## run 1
## geofence
module geofence ( clk,reset,X,Y,valid,is_inside);
input clk;
input reset;
input [9:0] X;
input [9:0] Y;
output reg valid;
output is_inside;
reg [2:0]state, next_state;
parameter IDLE = 3'd0,
	  READ = 3'd1,
      SORTING = 3'd2,
	  CAL = 3'd3,
	  OUT = 3'd4,
      BUFFF = 3'd5;
reg [2:0] sort_cnt;
reg [2:0] cnt;
reg [9:0] tmp_x[0:5];
reg [9:0] tmp_y[0:5];
reg [9:0] target_x;
reg [9:0] target_y;
reg [2:0] sort_idx;
reg signed [10:0] buf1;
reg signed [10:0] buf2;
reg signed [21:0] tmp;
reg done;
wire signed [21:0]mul;
assign mul = buf1 * buf2;
reg [5:0] result;
assign is_inside = &result | &(~result);
always@(posedge clk or posedge reset)begin
    if(reset)
        state <= IDLE;
    else 
        state <= next_state;
end
always@(*)begin
    if(reset)
        next_state = IDLE;
    else begin
        case(state)
            IDLE:
                next_state = READ;
            READ:begin
                if(done == 1) next_state = SORTING;
                else next_state = READ;  
            end
            SORTING:begin
                if(sort_idx == 0) next_state = CAL;
                else next_state = SORTING;
            end
            CAL:begin
                if(sort_idx == 6) next_state = OUT;
                else next_state = CAL;
            end 
            OUT:
                next_state = BUFFF;
            BUFFF:
                next_state = READ; 
            default:    next_state = IDLE;
        endcase
    end 
end
always@(posedge clk or posedge reset)begin
    if(reset)begin
        cnt <= 0;
        done <= 0;
        sort_cnt <= 1;
        sort_idx <= 4;
        valid <= 0;
    end
    else begin
        if(next_state == READ) begin
            valid <= 0;
            case(cnt)
  ...
Size: about 2200 cells after synthesis, ~20000 um^2 of cells after synthesis.
==> flow/config.mk <==
export PLATFORM = sky130hd
export DESIGN_NAME = geofence
export DESIGN_NICKNAME = geofence
export VERILOG_FILES = /design/flow/design.v
export SDC_FILE = /design/flow/constraint.sdc
export NUM_CORES = 4
export LEC_CHECK = 0
export CAP_MARGIN = 20
export CORE_MARGIN = 2
export CORE_UTILIZATION = 64
export SLEW_MARGIN = 20
==> flow/constraint.sdc <==
create_clock -name core_clock -period 8.09 [get_ports {clk}]
set_input_delay 1.6180 -clock core_clock [delete_from_list [all_inputs] [get_ports {clk}]]
set_output_delay 1.6180 -clock core_clock [all_outputs]
set_load 0.01 [all_outputs]
run.sh (not shown) runs the stock make flow with config.mk's settings and CLKGATE_MAP_FILE=.
Relative to run 1, the following input files were edited for run 2:
- CORE_UTILIZATION: 64 -> 72
- the clock period (ns, I/O delays scaled along): 8.09 -> 1.2
[summary]
- No final results exist for run 2, since it was stopped by error DPL-0038 during clock tree synthesis (4_1_cts).
- Re number of nets at floorplan: no difference whatsoever between run 2 and run 1.
- Diff run 1 -> run 2 | overall die height | down by a few percent
- [compare] base=run 1 new=run 2: complex-gate fraction of the synthesized area did not really move, starting density of the core went up, number of synthesized register bits did not really move, area of the placeable core went down.
- X dimension of the die down 5.6% in run 2 wrt run 1
- Note that the die size recorded for run 1 amounts to 1.12 times the value seen in run 2.
- Number of cells after detailed placement: higher on run 2
- Taking run 1 as the reference point, the worst slack at placement of run 2 falls by 6630 ps.
- Against run 1, run 2 comes in 0.063 higher on global placement routability congestion.
What run 3 does differently from run 2 at the input level:
- putting CTS_CLUSTER_SIZE at 21 where nothing was set
- putting SETUP_SLACK_MARGIN at 0.82 where nothing was set
- putting HOLD_SLACK_MARGIN at -0.08 where nothing was set
- swapping 1.2 for 6.86 in the clock period (ns, I/O delays scaled along)
### Flow results
The final report for run 3 shows a completed flow and a layout that fails verification, specifically negative setup slack.
From run 2 to run 3, core footprint did not move at all.
Compared with run 2, in run 3 die area roughly the same; half-perimeter wire length of the detailed placement result went down about 30%; worst setup slack after placement +6050 ps.
In the flow results for run 3 and run 2, the instance area after placement is larger on run 2.
Re synthesized cell count: no difference whatsoever between run 2 and run 3.
Inputs modified between run 3 and run 4:
- a change of CTS_CLUSTER_SIZE from 21 to 77
- a deleted HOLD_SLACK_MARGIN that had been -0.08
- an added PLACE_DENSITY_LB_ADDON of 0.04
- an added ABC_AREA of 1
- a change of SETUP_SLACK_MARGIN from 0.82 to -0.24
- a change of the clock period (ns, I/O delays scaled along) from 6.86 to 4.31
### Flow results
- The remaining runs in run 3 and run 4 completed every stage, whereas run 4 halted early.
- Run 4: it failed with a tool error in global routing (5_1_grt), so there are no final results.
- [run 3] flow finished | final checks: failed | reasons: negative setup slack
- The higher worst slack after detailed placement came out of run 3.
- Run 4: post-synthesis chip area from yosys about 3.7% above run 3
- Final HPWL from detailed placement | run 4 above run 3
- Run 4: XOR/XNOR share of the synthesized area 0.73 points below run 3
- Delta (run 4 minus run 3): area enclosed by the die boundary went up 1000 um^2, complex-gate fraction of the synthesized area moved down, number of hold-repair buffers added at the cts stage ~0 delta, synthesized area per cell -about 13%.
- Sort run 3 and run 4 by area inside the core boundary, ascending, and run 3 comes first.
Setup changes, run 4 to run 5
- swapping 77 for 31 in CTS_CLUSTER_SIZE
- clearing ABC_AREA, which used to be 1
- swapping -0.24 for 1.68 in SETUP_SLACK_MARGIN
- swapping 0.04 for 0.01 in PLACE_DENSITY_LB_ADDON
- swapping 4.31 for 5.96 in the clock period (ns, I/O delays scaled along)
==> results <==
- Run 5: complete, dirty (max-capacitance violations, max-slew violations, negative setup slack)
- Status(run 4) = ERROR, stage = global routing (5_1_grt)
- Starting density of the core: run 5 vs run 4 — no meaningful difference
- Run 5: placement-stage cell area lower than run 4
- Summary: with run 4 as the reference, HPWL after detailed placement in run 5 moved down by more than 10%.
- Measured against each other, run 4 and run 5 differ in number of buffers created by CTS, the higher figure coming from run 4.
- Re share of cell area taken by muxes after synthesis: run 4 was lower than run 5.
- Area of the chip: run 5 vs run 4 down about 3.5%
- Per the comparison of run 5 with run 4, post-CTS setup-driven buffer insertion count down 27; total of hold buffers inserted after clock tree synthesis ~0 delta; cell count after synthesis has decreased; cell row count decreased 1.
- Against run 4 as the reference, run 5 delivers a lower area of the synthesized netlist per yosys stat.
